==> trial 77: inputs <==
==> flow/design.v <==
module top(
    input logic clk,         
    input logic rst,         
    output logic RGB_R,      
    output logic RGB_G,      
    output logic RGB_B       
);
    localparam CLK_FREQ = 12_000_000;  
    localparam PWM_RESOLUTION = 8;   
    localparam PWM_MAX = (1 << PWM_RESOLUTION) - 1;   
    localparam PWM_CYCLES = 256;   
    localparam DEGREES_MAX = 360;
    localparam CYCLES_PER_DEGREE = CLK_FREQ / DEGREES_MAX;   
    typedef enum logic [1:0] {
        STATE_PWM_COUNT,
        STATE_DEGREE_COUNT,
        STATE_HSV_CALC,
        STATE_PWM_OUTPUT
    } state_t;
    logic [PWM_RESOLUTION-1:0] pwm_counter;
    logic [PWM_RESOLUTION-1:0] red_pwm_value, green_pwm_value, blue_pwm_value;
    logic [31:0] degree_counter;
    logic [8:0] current_degree;
    state_t current_state;
    state_t next_state;
    always_ff @(posedge clk) begin
        if (rst) current_state <= STATE_PWM_COUNT;
        else current_state <= next_state;
    end
    always_comb begin  
        case (current_state)
            STATE_PWM_COUNT: begin
                if (degree_counter == CYCLES_PER_DEGREE - 1) begin
                    next_state = STATE_DEGREE_COUNT;
                end else begin
                    next_state = STATE_PWM_COUNT;
                end
            end
            STATE_DEGREE_COUNT: begin
                next_state = STATE_HSV_CALC;
            end
            STATE_HSV_CALC: begin
                next_state = STATE_PWM_OUTPUT;
            end
            STATE_PWM_OUTPUT: begin
                next_state = STATE_PWM_COUNT;
            end
            default: begin
                next_state = STATE_PWM_COUNT;
            end
        endcase
    end
    always_ff @(posedge clk) begin
        if (rst) begin
            pwm_counter <= 0;
            degree_counter <= 0;
            current_degree <= 0;
            red_pwm_value <= 0;
            green_pwm_value <= 0;
            blue_pwm_value <= 0;
        end else
        case (current_state)
            STATE_PWM_COUNT: begin
                pwm_counter <= pwm_counter + 1;                
                if (degree_counter == CYCLES_PER_DEGREE - 1) begin
                    degree_counter <= 0;
                end else begin
                    degree_counter <= degree_counter + 1;
                end
            end
            STATE_DEGREE_COUNT: begin
                if (current_degree == DEGREES_MAX - 1) begin
                    current_degree <= 0;
                end else begin
                    current_degree <= current_degree + 1;
                end
            end
            STATE_HSV_CALC: begin
                if (current_degree < 60) begin
                    red_pwm_value <= PWM_MAX;
                end else if (current_degree < 120) begin
                    red_pwm_value <= PWM_MAX - ((current_degree - 60) * PWM_MAX / 60);
                end else if (current_degree < 240) begin
                    red_pwm_value <= 0;
                end else if (current_degree < 300) begin
                    red_pwm_value <= (current_degree - 240) * PWM_MAX / 60;
                end else begin
                    red_pwm_value <= PWM_MAX;
                end
                if (current_degree < 60) begin
                    green_pwm_value <= current_degree * PWM_MAX / 60;
                end else if (current_degree < 180) begin
                    green_pwm_value <= PWM_MAX;
                end else if (current_degree < 240) begin
                    green_pwm_value <= PWM_MAX - ((current_degree - 180) * PWM_MAX / 60);
                end else begin
                    green_pwm_value <= 0;
                end
                if (current_degree < 120) begin
                    blue_pwm_value <= 0;
                end else if (current_degree < 180) begin
                    blue_pwm_value <= (current_degree - 120) * PWM_MAX / 60;
                end else if (current_degree < 300) begin
                    blue_pwm_value <= PWM_MAX;
                end else begin
                    blue_pwm_value <= PWM_MAX - ((current_degree - 300) * PWM_MAX / 60);
                end
            end
            STATE_PWM_OUTPUT: begin
            end
        endcase
    end
    assign RGB_R = (pwm_counter > red_pwm_value) ? 1'b1 : 1'b0;
    assign RGB_G = (pwm_counter > green_pwm_value) ? 1'b1 : 1'b0;
    assign RGB_B = (pwm_counter > blue_pwm_value) ? 1'b1 : 1'b0;
endmodule
==> flow/run.sh <==
#!/bin/bash
# the make line also repeats each setting of config.mk as NAME=value (left out here)
make -C /OpenROAD-flow-scripts/flow DESIGN_CONFIG=/design/flow/config.mk WORK_HOME=/design/flow/orfs CLKGATE_MAP_FILE= finish
==> flow/config.mk <==
export PLATFORM = sky130hd
export DESIGN_NAME = top
export DESIGN_NICKNAME = top
export VERILOG_FILES = /design/flow/design.v
export SDC_FILE = /design/flow/constraint.sdc
export NUM_CORES = 4
export LEC_CHECK = 0
export ABC_AREA = 1
export CAP_MARGIN = 20
export CORE_MARGIN = 2
export CORE_UTILIZATION = 57
export SLEW_MARGIN = 20
==> flow/constraint.sdc <==
create_clock -name core_clock -period 9.65 [get_ports {clk}]
set_input_delay 1.9300 -clock core_clock [delete_from_list [all_inputs] [get_ports {clk}]]
set_output_delay 1.9300 -clock core_clock [all_outputs]
set_load 0.01 [all_outputs]
==> inputs of trial 31, as changes to trial 77 <==
--- a/flow/config.mk
+++ b/flow/config.mk
@@ -9,4 +9,6 @@
 export CAP_MARGIN = 20
 export CORE_MARGIN = 2
-export CORE_UTILIZATION = 57
+export CORE_UTILIZATION = 66
+export CTS_CLUSTER_DIAMETER = 397
+export PLACE_DENSITY = 0.35
 export SLEW_MARGIN = 20
==> inputs of trial 89, as changes to trial 77 <==
--- a/flow/config.mk
+++ b/flow/config.mk
@@ -6,7 +6,6 @@
 export NUM_CORES = 4
 export LEC_CHECK = 0
-export ABC_AREA = 1
 export CAP_MARGIN = 20
 export CORE_MARGIN = 2
-export CORE_UTILIZATION = 57
+export CORE_UTILIZATION = 40
 export SLEW_MARGIN = 20
==> flow/constraint.sdc (replaced) <==
create_clock -name core_clock -period 14.0 [get_ports {clk}]
set_input_delay 2.8000 -clock core_clock [delete_from_list [all_inputs] [get_ports {clk}]]
set_output_delay 2.8000 -clock core_clock [all_outputs]
set_load 0.01 [all_outputs]
==> inputs of build 45, as changes to trial 77 <==
--- a/flow/config.mk
+++ b/flow/config.mk
@@ -6,7 +6,6 @@
 export NUM_CORES = 4
 export LEC_CHECK = 0
-export ABC_AREA = 1
 export CAP_MARGIN = 20
 export CORE_MARGIN = 2
-export CORE_UTILIZATION = 57
+export CORE_UTILIZATION = 29
 export SLEW_MARGIN = 20
==> flow/constraint.sdc (replaced) <==
create_clock -name core_clock -period 13.3 [get_ports {clk}]
set_input_delay 2.6600 -clock core_clock [delete_from_list [all_inputs] [get_ports {clk}]]
set_output_delay 2.6600 -clock core_clock [all_outputs]
set_load 0.01 [all_outputs]
==> flow_metrics.tcl <==
# implementation run metrics
set metrics [dict create \
    so_faults "negative setup slack" \
    status "finished with violations" \
    setup_viol 9 \
    fin_ws_ns -0.639 \
]
the above is filed under trial 77

==> flow_metrics.tcl <==
# implementation run metrics
set metrics [dict create \
    setup_viol 12 \
    fin_ws_ns -0.924 \
    so_faults "negative setup slack" \
    cts_max_level 3 \
    status "finished with violations" \
]
the above is filed under trial 31

==> flow_metrics.tcl <==
# implementation run metrics
set metrics [dict create \
    fin_ws_ns 1.04 \
    yosys.area_share.adder_pct 37.9 \
    post_drt_wl_per_cell_um 18.8 \
    use_met1_pct 30.7 \
    yosys_warnings 1 \
    hold_depth 2 \
    status "timing/DRC/antenna clean" \
    grt_use_met3_pct 2.99 \
]
the above is filed under trial 89

==> flow_metrics.tcl <==
# implementation run metrics
set metrics [dict create \
    status "timing/DRC/antenna clean" \
    seqPwrFrac_pct 43.4 \
    fin_ws_ns 0.757 \
    setup_viol 0 \
    xor_share_pct 7.20 \
    rsz0062_at_grt "false" \
    async_flop_share_pct 0 \
]
the above is filed under build 45


---

==> exp/lagoon: inputs <==
RTL: the design.v shown in full above, as it stands there.
clock: 14.0 ns
lec_check: 0
cap_margin: 20
core_margin: 2
core_utilization: 40
cts_cluster_diameter: 398
cts_cluster_size: 95
slew_margin: 20
tns_end_percent: 10
run.sh (not shown) runs the stock make flow with config.mk's settings and CLKGATE_MAP_FILE=.
==> inputs of exp/nickel, as changes to exp/lagoon <==
- ABC_AREA: not set -> 1
- CORE_UTILIZATION: 40 -> 72
- CTS_CLUSTER_SIZE: 95 -> not set
- PLACE_DENSITY: not set -> 0.35
- TNS_END_PERCENT: 10 -> not set
==> flow/constraint.sdc (replaced) <==
create_clock -name core_clock -period 5.07 [get_ports {clk}]
set_input_delay 1.0140 -clock core_clock [delete_from_list [all_inputs] [get_ports {clk}]]
set_output_delay 1.0140 -clock core_clock [all_outputs]
set_load 0.01 [all_outputs]
==> inputs of exp/pepper, as changes to exp/lagoon <==
- ABC_AREA: not set -> 1
- CORE_UTILIZATION: 40 -> 72
- CTS_CLUSTER_DIAMETER: 398 -> not set
- CTS_CLUSTER_SIZE: 95 -> 81
- PLACE_DENSITY_LB_ADDON: not set -> 0.23
- TNS_END_PERCENT: 10 -> not set
==> results <==
Peak fanout along the critical path: exp/nickel -; exp/pepper 17; exp/lagoon 18
Max H-tree Level: exp/nickel -; exp/pepper 3; exp/lagoon 3
CP Launch Point: exp/nickel -; exp/pepper current_degree[3]; exp/lagoon current_degree[2]
Metal3 WL: exp/nickel -; exp/pepper 5.21 mm; exp/lagoon 3.10 mm
Detailed-route vias per instance: exp/nickel -; exp/pepper 5.78; exp/lagoon 5.55
Run status: exp/nickel stopped before the end; exp/pepper complete, no violations; exp/lagoon complete, no violations
Last stage reached: exp/nickel 4_1_cts; exp/pepper -; exp/lagoon -
Vias in the first global route: exp/nickel -; exp/pepper 17,807; exp/lagoon 16,966
M2 GR Usage: exp/nickel -; exp/pepper 66.1%; exp/lagoon 38.4%
Core box area: exp/nickel 26,800 µm²; exp/pepper 26,800 µm²; exp/lagoon 48,700 µm²
Clock Sinks: exp/nickel -; exp/pepper 77; exp/lagoon 77
Largest Pwr Group: exp/nickel -; exp/pepper the clock network; exp/lagoon sequential cells
Root Buffer Master: exp/nickel -; exp/pepper sky130_fd_sc_hd__clkbuf_16; exp/lagoon sky130_fd_sc_hd__clkbuf_16
Clock slew at reported path FFs: exp/nickel -; exp/pepper 80 ps; exp/lagoon 70 ps

---

==> inputs of yarrow <==
// top: RTL as listed in full above, without the edits since
==> flow/config.mk <==
export PLATFORM = sky130hd
export DESIGN_NAME = top
export DESIGN_NICKNAME = top
export VERILOG_FILES = /design/flow/design.v
export SDC_FILE = /design/flow/constraint.sdc
export NUM_CORES = 4
export LEC_CHECK = 0
export ABC_AREA = 0
export CAP_MARGIN = 40
export CELL_PAD_IN_SITES_DETAIL_PLACEMENT = 2
export CORE_MARGIN = 2
export CORE_UTILIZATION = 26
export GPL_ROUTABILITY_DRIVEN = 0
export HOLD_SLACK_MARGIN = 0.07
export MAX_ROUTING_LAYER = met5
export MIN_ROUTING_LAYER = met2
export PLACE_DENSITY = 0.62
export SETUP_SLACK_MARGIN = -0.95
export SLEW_MARGIN = 20
export TNS_END_PERCENT = 80
==> flow/constraint.sdc <==
create_clock -name core_clock -period 10.2 [get_ports {clk}]
set_input_delay 2.0400 -clock core_clock [delete_from_list [all_inputs] [get_ports {clk}]]
set_output_delay 2.0400 -clock core_clock [all_outputs]
set_load 0.01 [all_outputs]
==> ember: changes against yarrow <==
Settings changed: ABC_AREA 0 to 1, CAP_MARGIN 40 to 10, CELL_PAD_IN_SITES_DETAIL_PLACEMENT 2 to 0, CORE_ASPECT_RATIO from default to 0.5, CORE_UTILIZATION 26 to 59, CTS_CLUSTER_DIAMETER from default to 188, CTS_CLUSTER_SIZE from default to 91, GPL_ROUTABILITY_DRIVEN 0 to default, GPL_TIMING_DRIVEN from default to 0, HOLD_SLACK_MARGIN 0.07 to default, MIN_ROUTING_LAYER met2 to met1, SETUP_SLACK_MARGIN -0.95 to 2.86, SLEW_MARGIN 20 to 0, TNS_END_PERCENT 80 to 10.
==> garnet: changes against yarrow <==
Settings changed: ABC_AREA 0 to default, CAP_MARGIN 40 to 20, CELL_PAD_IN_SITES_DETAIL_PLACEMENT 2 to default, CORE_UTILIZATION 26 to 40, CTS_CLUSTER_DIAMETER from default to 180, CTS_CLUSTER_SIZE from default to 91, GPL_ROUTABILITY_DRIVEN 0 to default, HOLD_SLACK_MARGIN 0.07 to default, MAX_ROUTING_LAYER met5 to default, MIN_ROUTING_LAYER met2 to default, PLACE_DENSITY 0.62 to default, SETUP_SLACK_MARGIN -0.95 to default, TNS_END_PERCENT 80 to 15.
==> flow/constraint.sdc (replaced) <==
create_clock -name core_clock -period 14.0 [get_ports {clk}]
set_input_delay 2.8000 -clock core_clock [delete_from_list [all_inputs] [get_ports {clk}]]
set_output_delay 2.8000 -clock core_clock [all_outputs]
set_load 0.01 [all_outputs]
==> juniper: changes against yarrow <==
Settings changed: ABC_AREA 0 to 1, CELL_PAD_IN_SITES_DETAIL_PLACEMENT 2 to 0, CORE_UTILIZATION 26 to 58, GPL_ROUTABILITY_DRIVEN 0 to default, HOLD_SLACK_MARGIN 0.07 to default, MIN_ROUTING_LAYER met2 to met1, SETUP_SLACK_MARGIN -0.95 to default, TNS_END_PERCENT 80 to default.
==> flow/constraint.sdc (replaced) <==
create_clock -name core_clock -period 7.38 [get_ports {clk}]
set_input_delay 1.4760 -clock core_clock [delete_from_list [all_inputs] [get_ports {clk}]]
set_output_delay 1.4760 -clock core_clock [all_outputs]
set_load 0.01 [all_outputs]
==> summary of the runs <==
garnet finished clean. yarrow failed in global routing with GRT-0116. ember finished but fails on setup timing. juniper completed and failed the layout checks on setup timing. In yarrow the die area is higher than in juniper, by about 120%. First-iteration DRC count: garnet < juniper < ember. In ember the clock-buffer cell count is higher than in juniper, by 2. Design area: juniper is higher than ember (14%). Of juniper and garnet, garnet has the higher register-to-register slack (gap 4000 ps).
==> figures <==
Leak Pwr: garnet 9.52 nW; yarrow -; ember 11.7 nW; juniper 13.7 nW
Result of the run: garnet finished clean; yarrow did not finish; ember failed layout checks; juniper failed layout checks
Failing step: garnet -; yarrow global routing; ember -; juniper -
Layout check failures: garnet -; yarrow -; ember setup timing; juniper setup timing
Critical Path Source Type: garnet flop; yarrow -; ember flop; juniper flop
And-or/or-and share of the synthesized area: garnet 21.0%; yarrow 21.0%; ember 11.0%; juniper 11.0%
Origin of the worst setup path: garnet current_degree[2]$_SDFFE_PP0P_; yarrow -; ember current_degree[4]$_SDFFE_PP0P_; juniper current_degree[4]$_SDFFE_PP0P_
Clock latency (worst-skew pair): garnet 350 ps; yarrow -; ember 360 ps; juniper 370 ps
Final hold violations: garnet 0; yarrow -; ember 0; juniper 0
# resized after CTS: garnet 0; yarrow 143; ember 269; juniper 272
Terminating pin of the worst hold path: garnet current_state[0]$_DFF_P_; yarrow -; ember current_state[0]$_DFF_P_; juniper current_state[0]$_DFF_P_
Switch share: garnet 23.9%; yarrow -; ember 24.1%; juniper 25.3%
Vertical die size: garnet 226 µm; yarrow 279 µm; ember 133 µm; juniper 188 µm
Proportion of synthesized chip area in sequential cells: garnet 7.82%; yarrow 7.82%; ember 7.87%; juniper 7.87%

---

==> build 73: inputs <==
// top: RTL as listed in full above, without the edits since
export LEC_CHECK = 0
export CAP_MARGIN = 20
export CORE_MARGIN = 2
export CORE_UTILIZATION = 65
export PLACE_DENSITY = 0.35
export SLEW_MARGIN = 20
create_clock -name core_clock -period 5.07 [get_ports {clk}]
==> trial 58 (differences from build 73) <==
--- a/flow/config.mk
+++ b/flow/config.mk
@@ -9,4 +9,6 @@
 export CORE_MARGIN = 2
-export CORE_UTILIZATION = 65
-export PLACE_DENSITY = 0.35
+export CORE_UTILIZATION = 40
+export CTS_CLUSTER_DIAMETER = 154
+export CTS_CLUSTER_SIZE = 93
 export SLEW_MARGIN = 20
+export TNS_END_PERCENT = 10
==> flow/constraint.sdc (replaced) <==
create_clock -name core_clock -period 14.0 [get_ports {clk}]
set_input_delay 2.8000 -clock core_clock [delete_from_list [all_inputs] [get_ports {clk}]]
set_output_delay 2.8000 -clock core_clock [all_outputs]
set_load 0.01 [all_outputs]
==> build 77 (differences from build 73) <==
--- a/flow/config.mk
+++ b/flow/config.mk
@@ -9,4 +9,5 @@
 export CORE_MARGIN = 2
-export CORE_UTILIZATION = 65
-export PLACE_DENSITY = 0.35
+export CORE_UTILIZATION = 72
+export PLACE_DENSITY = 0.39
+export SETUP_SLACK_MARGIN = 2.36
 export SLEW_MARGIN = 20
==> flow/constraint.sdc (replaced) <==
create_clock -name core_clock -period 10.6 [get_ports {clk}]
set_input_delay 2.1200 -clock core_clock [delete_from_list [all_inputs] [get_ports {clk}]]
set_output_delay 2.1200 -clock core_clock [all_outputs]
set_load 0.01 [all_outputs]
==> comparison table <==
                                                                                         build 73                 trial 58                  build 77
Init Core Util                                                                              66.3%                    40.4%                     73.3%
Post-CTS Setup Bufs                                                                            52                        0                        65
Area inside the core boundary                                                        0.0297 sq mm             0.0487 sq mm              0.0269 sq mm
Floorplan die area                                                                   0.0317 sq mm             0.0510 sq mm              0.0287 sq mm
Number of distinct standard cells referenced by the synthesized netlist                       108                      108                       108
Number of placement rows                                                                       63                       81                        60
Dpl ws                                                                                   -6150 ps                   747 ps                   -418 ps
Placed wire-length estimate                                                               61.0 mm                  48.3 mm                   53.0 mm
Vert. Die Dim                                                                         178 microns              226 microns               169 microns
Die X                                                                                 178 microns              226 microns               169 microns
Outcome                                                                            did not finish  complete, no violations            did not finish
Stage where the flow stopped                                             global routing (5_1_grt)                        -  global routing (5_1_grt)
Inst Count DP                                                                                3403                     3043                      2940
Final estimated routing congestion in global placement                                       1.02                    0.985                      1.08
Number of instances resized during post-cts repair                                            107                        0                       233
Cell area after placement                                                            0.0256 sq mm             0.0205 sq mm              0.0224 sq mm
Power is estimated from default activity; no workload was simulated.
